Design kmer_hash_top, start of the top module:
module kmer_hash_top(
    input  logic        clk_out,
    input  logic        reset,         
    input  logic        in_valid,
    input  logic [7:0]  in_char,
    output logic        in_ready,
    output logic        out_valid,
    output logic [63:0] out_hash,
    output logic [5:0]  out_ldz,
    output logic [31:0] out_sum
);
Size in the first run: ~11000 cells after synthesis, roughly 120 I/O pins, roughly 120000 um^2 of cells after synthesis.
export LEC_CHECK = 0
export ABC_AREA = 1
export CAP_MARGIN = 0
export CORE_MARGIN = 2
export CORE_UTILIZATION = 71
export CTS_CLUSTER_DIAMETER = 223
export PLACE_DENSITY = 0.4
export SETUP_SLACK_MARGIN = 1.4
export SLEW_MARGIN = 20
create_clock -name core_clock -period 4.7 [get_ports {clk_out}]
run.sh (not shown) runs the stock make flow with config.mk's settings and CLKGATE_MAP_FILE=.
The baseline stopped in global routing (5_1_grt) (GRT-0232).
Edit:
Settings changed: ABC_AREA 1 to not set, CAP_MARGIN 0 to 15, CORE_UTILIZATION 71 to 72, CTS_CLUSTER_DIAMETER 223 to 29, PLACE_DENSITY 0.4 to not set.
Clock period 4.7 ns to 6.23 ns, I/O delays scaled along.
After rerunning:
- Now the flow finished but fails on setup timing
- synthesized cell count fell by 2.5%
- die size fell by 0.32%
- synthesized area goes up by 1.1%
Edit:
Settings changed: ABC_AREA set to 1, CAP_MARGIN 15 to 20, CTS_CLUSTER_DIAMETER 29 to not set, PLACE_DENSITY_LB_ADDON set to 0.14, SETUP_SLACK_MARGIN 1.4 to not set.
Clock period 6.23 ns to 3.79 ns, I/O delays scaled along.
After rerunning: The new run failed in global routing (5_1_grt) (GRT-0116). Die area came out lower by 1.1%. Area after synthesis came out lower by 1.1%. Synthesized cell count came out higher by 2.6%.
Edit:
Settings changed: ABC_AREA 1 to not set, CORE_UTILIZATION 72 to 44, PLACE_DENSITY_LB_ADDON 0.14 to not set.
Clock period 3.79 ns to 5.96 ns, I/O delays scaled along.
The changed run finished with setup timing left.
Synthesized area is higher by about 1.1%.
Synthesized cell count is lower by about 2.5%.
Die area is higher by 65%.

---

kmer_hash_top again, from the RTL that the note above started with.
clock: 5.96 ns
lec_check: 0
cap_margin: 15
cell_pad_in_sites_detail_placement: 2
cell_pad_in_sites_global_placement: 3
core_margin: 2
core_utilization: 37
gpl_routability_driven: 1
hold_slack_margin: 0.1
max_routing_layer: met4
place_density: 0.82
slew_margin: 20
The starting point finished but failed the layout checks on setup timing.
Then changed:
--- a/flow/config.mk
+++ b/flow/config.mk
@@ -9,2 +8,0 @@
-export CELL_PAD_IN_SITES_DETAIL_PLACEMENT = 2
-export CELL_PAD_IN_SITES_GLOBAL_PLACEMENT = 3
@@ -12,3 +10,2 @@
-export CORE_UTILIZATION = 37
-export GPL_ROUTABILITY_DRIVEN = 1
-export HOLD_SLACK_MARGIN = 0.1
+export CORE_UTILIZATION = 72
+export CTS_CLUSTER_DIAMETER = 29
@@ -16 +13 @@
-export PLACE_DENSITY = 0.82
+export SETUP_SLACK_MARGIN = 1.66
==> flow/constraint.sdc (replaced) <==
create_clock -name core_clock -period 6.23 [get_ports {clk_out}]
set_input_delay 1.2460 -clock core_clock [delete_from_list [all_inputs] [get_ports {clk_out}]]
set_output_delay 1.2460 -clock core_clock [all_outputs]
set_load 0.01 [all_outputs]
The new run completed and failed the layout checks on setup timing.
Cell count fell by 14%.
Worst setup slack gains 0.25 ns.
Synthesized area stays the same.
Final area barely changes.
Clock skew rose by 0.022 ns.
Hold slack loses 0.010 ns.

---

kmer_hash_top again, from the RTL that the note above started with.
Settings: LEC_CHECK=0, CAP_MARGIN=20, CELL_PAD_IN_SITES_DETAIL_PLACEMENT=0, CELL_PAD_IN_SITES_GLOBAL_PLACEMENT=2, CORE_MARGIN=4, CORE_UTILIZATION=72, GPL_ROUTABILITY_DRIVEN=1, HOLD_SLACK_MARGIN=0.09, MIN_ROUTING_LAYER=met2, PLACE_DENSITY=0.53, SLEW_MARGIN=20, TNS_END_PERCENT=15; clock period 12.7 ns.
The baseline stopped in global placement without I/O.
==> next run, changes <==
==> flow/config.mk (replaced) <==
export PLATFORM = sky130hd
export DESIGN_NAME = kmer_hash_top
export DESIGN_NICKNAME = kmer_hash_top
export VERILOG_FILES = /design/flow/design.v
export SDC_FILE = /design/flow/constraint.sdc
export NUM_CORES = 4
export LEC_CHECK = 0
export CAP_MARGIN = 20
export CORE_MARGIN = 2
export CORE_UTILIZATION = 72
export PLACE_DENSITY_LB_ADDON = 0.2
export SLEW_MARGIN = 20
==> flow/constraint.sdc (replaced) <==
create_clock -name core_clock -period 6.12 [get_ports {clk_out}]
set_input_delay 1.2240 -clock core_clock [delete_from_list [all_inputs] [get_ports {clk_out}]]
set_output_delay 1.2240 -clock core_clock [all_outputs]
set_load 0.01 [all_outputs]
Result: The new run completed and failed the layout checks on negative setup slack; synthesized area does not change; die size went down by 1.9%; synthesized cell count does not change.
==> next run, changes <==
--- a/flow/config.mk
+++ b/flow/config.mk
@@ -7,0 +8 @@
+export ABC_AREA = 1
@@ -11 +12,2 @@
-export PLACE_DENSITY_LB_ADDON = 0.2
+export CTS_CLUSTER_SIZE = 76
+export PLACE_DENSITY = 0.35
==> flow/constraint.sdc (replaced) <==
create_clock -name core_clock -period 3.1 [get_ports {clk_out}]
set_input_delay 0.6200 -clock core_clock [delete_from_list [all_inputs] [get_ports {clk_out}]]
set_output_delay 0.6200 -clock core_clock [all_outputs]
set_load 0.01 [all_outputs]
What happened: The changed run did not get past global routing. Area after synthesis decreases by 1.1%. Synthesized cell count grows by 2.6%. Die area shrinks by 1.1%.
==> next run, changes <==
--- a/flow/config.mk
+++ b/flow/config.mk
@@ -8 +7,0 @@
-export ABC_AREA = 1
@@ -12,2 +11,3 @@
-export CTS_CLUSTER_SIZE = 76
-export PLACE_DENSITY = 0.35
+export CTS_CLUSTER_SIZE = 100
+export PLACE_DENSITY = 0.78
+export SETUP_SLACK_MARGIN = 1.78
==> flow/constraint.sdc (replaced) <==
create_clock -name core_clock -period 6.12 [get_ports {clk_out}]
set_input_delay 1.2240 -clock core_clock [delete_from_list [all_inputs] [get_ports {clk_out}]]
set_output_delay 1.2240 -clock core_clock [all_outputs]
set_load 0.01 [all_outputs]
Result: This time the run finished but failed the layout checks on negative setup slack. Die area is higher slightly. Synthesized area is higher slightly. Synthesized cell count is lower by a few percent.
==> next run, changes <==
--- a/flow/config.mk
+++ b/flow/config.mk
@@ -8 +8 @@
-export CAP_MARGIN = 20
+export CAP_MARGIN = 40
@@ -11,3 +11,3 @@
-export CTS_CLUSTER_SIZE = 100
-export PLACE_DENSITY = 0.78
-export SETUP_SLACK_MARGIN = 1.78
+export CTS_CLUSTER_DIAMETER = 28
+export PLACE_DENSITY_LB_ADDON = 0.2
+export SETUP_SLACK_MARGIN = 1.76
With this change the flow reached the layout checks and failed them: max-capacitance violations, max-slew violations, negative setup slack.
Design area climbs by 4.8%.
Flip-flop count does not change.
Global-route usage grows by 6.5 points.
Count of clock-buffer cells in the layout climbs by 178.
Die area is unchanged.
Wire length came out higher by about 30%.
Cell count is higher by about 2.4%.
Setup slack loses 0.67 ns.
Clock power goes up by 90%.

---

Setup of JK:
Starting RTL as in the previous note.
## kmer_hash_top
module kmer_hash_top(
    input  logic        clk_out,
    input  logic        reset,         
    input  logic        in_valid,
    input  logic [7:0]  in_char,
    output logic        in_ready,
    output logic        out_valid,
    output logic [63:0] out_hash,
    output logic [5:0]  out_ldz,
    output logic [31:0] out_sum
);
    logic [247:0] data;
    logic [4:0]   count;
    logic         busy;
    logic         start;
    logic [61:0]  coded_kmer;  logic coded_ready;
    logic [61:0]  k_canon;     logic canon_ready;
    logic [63:0]  hash_result; logic hash_ready;
    logic [5:0]   ldz;         logic ldz_ready;
    logic [31:0]  sum_ldz;
    assign in_ready = ~busy;
    always_ff @(posedge clk_out) begin
        if(reset==0) begin
            data<=0;
            count<=0;
            busy<=0;
            start<=0;
        end
        else begin
            start<=0;
            if(in_valid && !busy) begin
                if(in_char==8'b0) begin
                    data<=0;
                    count<=0;
                end
                else begin
                    data[247:8]<=data[239:0];
                    data[7:0]<=in_char;
                    if(count>=30) begin
                        count<=31;
                        start<=1;
                        busy<=1;
                    end
                    else begin
                        count<=count+1;
                    end
                end
            end
            else if(hash_ready) begin
                busy<=0;
            end
        end
    end
    encode_fsm f1(.data(data), .clk_out(clk_out), .reset(reset), .start(start),
                  .coded_kmer(coded_kmer), .coded_ready(coded_ready));
    canonic_fsm f2(.clk_out(clk_out), .reset(reset), .coded_ready(coded_ready),
                   .coded_kmer(coded_kmer), .k_canon(k_canon), .canon_ready(canon_ready));
    k_canon_to_hash_result_velocidad_3pasos f3(.clk_out(clk_out), .reset(reset),
                   .canon_ready(canon_ready), .k_canon(k_canon),
                   .hash_result(hash_result), .hash_ready(hash_ready));
  ...
==> flow/config.mk <==
export PLATFORM = sky130hd
export DESIGN_NAME = kmer_hash_top
export DESIGN_NICKNAME = kmer_hash_top
export VERILOG_FILES = /design/flow/design.v
export SDC_FILE = /design/flow/constraint.sdc
export NUM_CORES = 4
export LEC_CHECK = 0
export CAP_MARGIN = 20
export CELL_PAD_IN_SITES_DETAIL_PLACEMENT = 2
export CORE_MARGIN = 4
export CORE_UTILIZATION = 71
export GPL_ROUTABILITY_DRIVEN = 0
export MIN_ROUTING_LAYER = met2
export PLACE_DENSITY_LB_ADDON = 0.22
export SLEW_MARGIN = 20
export TNS_END_PERCENT = 50
==> flow/constraint.sdc <==
create_clock -name core_clock -period 7.5 [get_ports {clk_out}]
set_input_delay 1.5000 -clock core_clock [delete_from_list [all_inputs] [get_ports {clk_out}]]
set_output_delay 1.5000 -clock core_clock [all_outputs]
set_load 0.01 [all_outputs]
Status: JK FAILED at 3_5_place_dp (tool error)
What MS does differently from JK at the input level:
Settings: GPL_ROUTABILITY_DRIVEN: 0 -> unset; CELL_PAD_IN_SITES_DETAIL_PLACEMENT: 2 -> unset; PLACE_DENSITY_LB_ADDON: 0.22 -> unset; TNS_END_PERCENT: 50 -> unset; CORE_UTILIZATION: 71 -> 20; CORE_MARGIN: 4 -> 2; MIN_ROUTING_LAYER: met2 -> unset; the clock period (ns, I/O delays scaled along): 7.5 -> 7.24.
### Flow results
MS went all the way through the flow, and no timing, DRC or antenna check failed. Compare MS and JK | core area higher: MS. MS — x dimension of the die about 90% higher, JK as reference. Looking at count of standard-cell rows across MS and JK, the one that comes out lower is JK. Comparing JK against MS, there is no change at all in synthesized area per cell. In MS, the floorplan-stage core utilization came out 52 points below the value in JK. Per the comparison of MS with JK, die area rose 250%, share of synthesized cell area in full adder, half adder and majority cells held, count of pins on the block boundary saw little to no change.
### MS -> AL
Settings: a change of CORE_UTILIZATION from 20 to 40; a change of the clock period (ns, I/O delays scaled along) from 7.24 to 7.5.
## What came out
Higher wire length of the first global-routing pass among AL and MS: AL
Of AL and MS, the run reporting the lower global-route usage was MS.
In terms of area of the multi-input gates, AL and MS differ only marginally.
| flop share of the area | AL vs MS | 1.0 points higher |
Wire length reported by the detailed router on AL is behind MS.
Min post-layout minimum cycle time across AL and MS: MS
For clock input transition at the sequential cells of the worst setup and hold paths, MS and AL come out practically identical.
### AL -> TR
Settings: CTS_CLUSTER_SIZE newly set to 52; CORE_UTILIZATION changed from 40 to 72; PLACE_DENSITY newly set to 0.78; the clock period (ns, I/O delays scaled along) changed from 7.5 to 6.12.
[summary]
The flow completed for TR, but it is not clean: the layout still shows setup timing.
The count of port buffers added during placement on AL is in line with that on TR.
First element of the critical path = f3.k1[4]: AL; first element of the critical path = f3.k1[1]: TR
Achievable frequency (AL / TR): 0.881
Going from AL to TR, the cell area was found to have gone up by about 1.4%.
[compare] base=AL new=TR: final critical path time including I/O delays and setup decreased by 0.84 ns relative to the old numbers; proportion of total power due to net switching increased 0.82 points; flop-to-flop setup slack has decreased.
Summary: with AL as the reference, horizontal die size in TR moved down by more than a quarter.
Compared with AL, TR shows a clock tree skew after final layout that is 0.055 ns lower.
TR vs. AL: die footprint now smaller, number of diodes added for antenna fixing up 4, iteration count of the initial detailed-routing pass has increased.

---

job 1866:
kmer_hash_top again, from the RTL that the note above started with.
==> flow/config.mk <==
export PLATFORM = sky130hd
export DESIGN_NAME = kmer_hash_top
export DESIGN_NICKNAME = kmer_hash_top
export VERILOG_FILES = /design/flow/design.v
export SDC_FILE = /design/flow/constraint.sdc
export NUM_CORES = 4
export LEC_CHECK = 0
export CAP_MARGIN = 20
export CORE_MARGIN = 2
export CORE_UTILIZATION = 26
export CTS_CLUSTER_SIZE = 25
export GPL_TIMING_DRIVEN = 0
export MAX_ROUTING_LAYER = met5
export PLACE_DENSITY_LB_ADDON = 0.3
export SETUP_SLACK_MARGIN = 2.05
export SLEW_MARGIN = 20
export TNS_END_PERCENT = 40
==> flow/constraint.sdc <==
create_clock -name core_clock -period 11.9 [get_ports {clk_out}]
set_input_delay 2.3800 -clock core_clock [delete_from_list [all_inputs] [get_ports {clk_out}]]
set_output_delay 2.3800 -clock core_clock [all_outputs]
set_load 0.01 [all_outputs]
The inputs of job 1386 differ from those of job 1866 as listed below.
Settings: a deleted SETUP_SLACK_MARGIN that had been 2.05; a deleted PLACE_DENSITY_LB_ADDON that had been 0.3; a deleted GPL_TIMING_DRIVEN that had been 0; a deleted CTS_CLUSTER_SIZE that had been 25; a deleted MAX_ROUTING_LAYER that had been met5; a change of CORE_UTILIZATION from 26 to 40; a deleted TNS_END_PERCENT that had been 40; a change of the clock period (ns, I/O delays scaled along) from 11.9 to 7.24.
==> results <==
Both conditions hold for job 1386: the flow ran to the end and the final layout passed the timing, design-rule and antenna checks.
Job 1386: final cycle utilization of the critical path higher than job 1866
Reported for job 1386 and job 1866, iteration count of the initial detailed-routing pass turned out identical to the last digit.
Measured against each other, job 1386 and job 1866 differ in peak ir drop on the vdd network, the higher figure coming from job 1386.
Core util | job 1386 vs job 1866 | job 1386 higher
Summary of job 1386 over job 1866: area of combinational cells with multiple inputs barely changed; clock period minus worst slack shows a reduction of 1.18 ns; global-route usage over all layers +8.4 points; combined buffer and inverter count along the critical path shows an increase of 2; number of clock-tree buffers in the layout picked up an extra about 7%.
For wire length, dividing the value from job 1866 by the value from job 1386 gives 0.950.
Job 1386 vs job 1866, setup slack went down by 3.48 ns.
The inputs of job 7512 differ from those of job 1386 as listed below.
Settings: an added ABC_AREA of 1; an added PLACE_DENSITY of 0.35; a change of CORE_UTILIZATION from 40 to 72; a change of the clock period (ns, I/O delays scaled along) from 7.24 to 3.13.
==> comparison <==
- What ended job 7512 was a tool error in global routing; the run never finished.
- Number of nets at floorplan came out higher on job 7512 than on job 1386.
- [compare] base=job 1386 new=job 7512: gate count after technology mapping went up 2.6%; final weighted congestion in routability-driven placement grew by 12%; floorplan core density went up by 32 points.
- The higher post-synthesis share of cell area spent on and, or, nand and nor gates of job 7512 and job 1386 is in job 1386.
- Relative to job 1386, the site row count of job 7512 is lower by about 26%.

---

kmer_hash_top again, from the RTL that the note above started with.
clock: 7.66 ns
lec_check: 0
cap_margin: 20
cell_pad_in_sites_global_placement: 2
core_margin: 4
core_utilization: 26
cts_cluster_size: 25
gpl_timing_driven: 0
max_routing_layer: met5
place_density_lb_addon: 0.3
slew_margin: 20
tns_end_percent: 40
The starting point went through all stages and came out clean.
Change:
Settings changed: CELL_PAD_IN_SITES_GLOBAL_PLACEMENT 2 to not set, CORE_MARGIN 4 to 2, CORE_UTILIZATION 26 to 40, CTS_CLUSTER_SIZE 25 to not set, GPL_TIMING_DRIVEN 0 to not set, MAX_ROUTING_LAYER met5 to not set, PLACE_DENSITY_LB_ADDON 0.3 to not set, SETUP_SLACK_MARGIN set to 0.36, TNS_END_PERCENT 40 to not set.
Clock period 7.66 ns to 7.24 ns, I/O delays scaled along.
After rerunning: The new run completed with no timing, DRC or antenna violations. Routed wire length decreases by a few percent. Clock skew barely changes. Sequential cell count is unchanged. Via count increases by a few percent. Core utilization increases by 15 points. Worst setup slack is better by 310 ps. Die area decreases by a quarter to a third. Total power increases by a few percent.
No activity file was given, so power comes from the tool's default toggle rates.
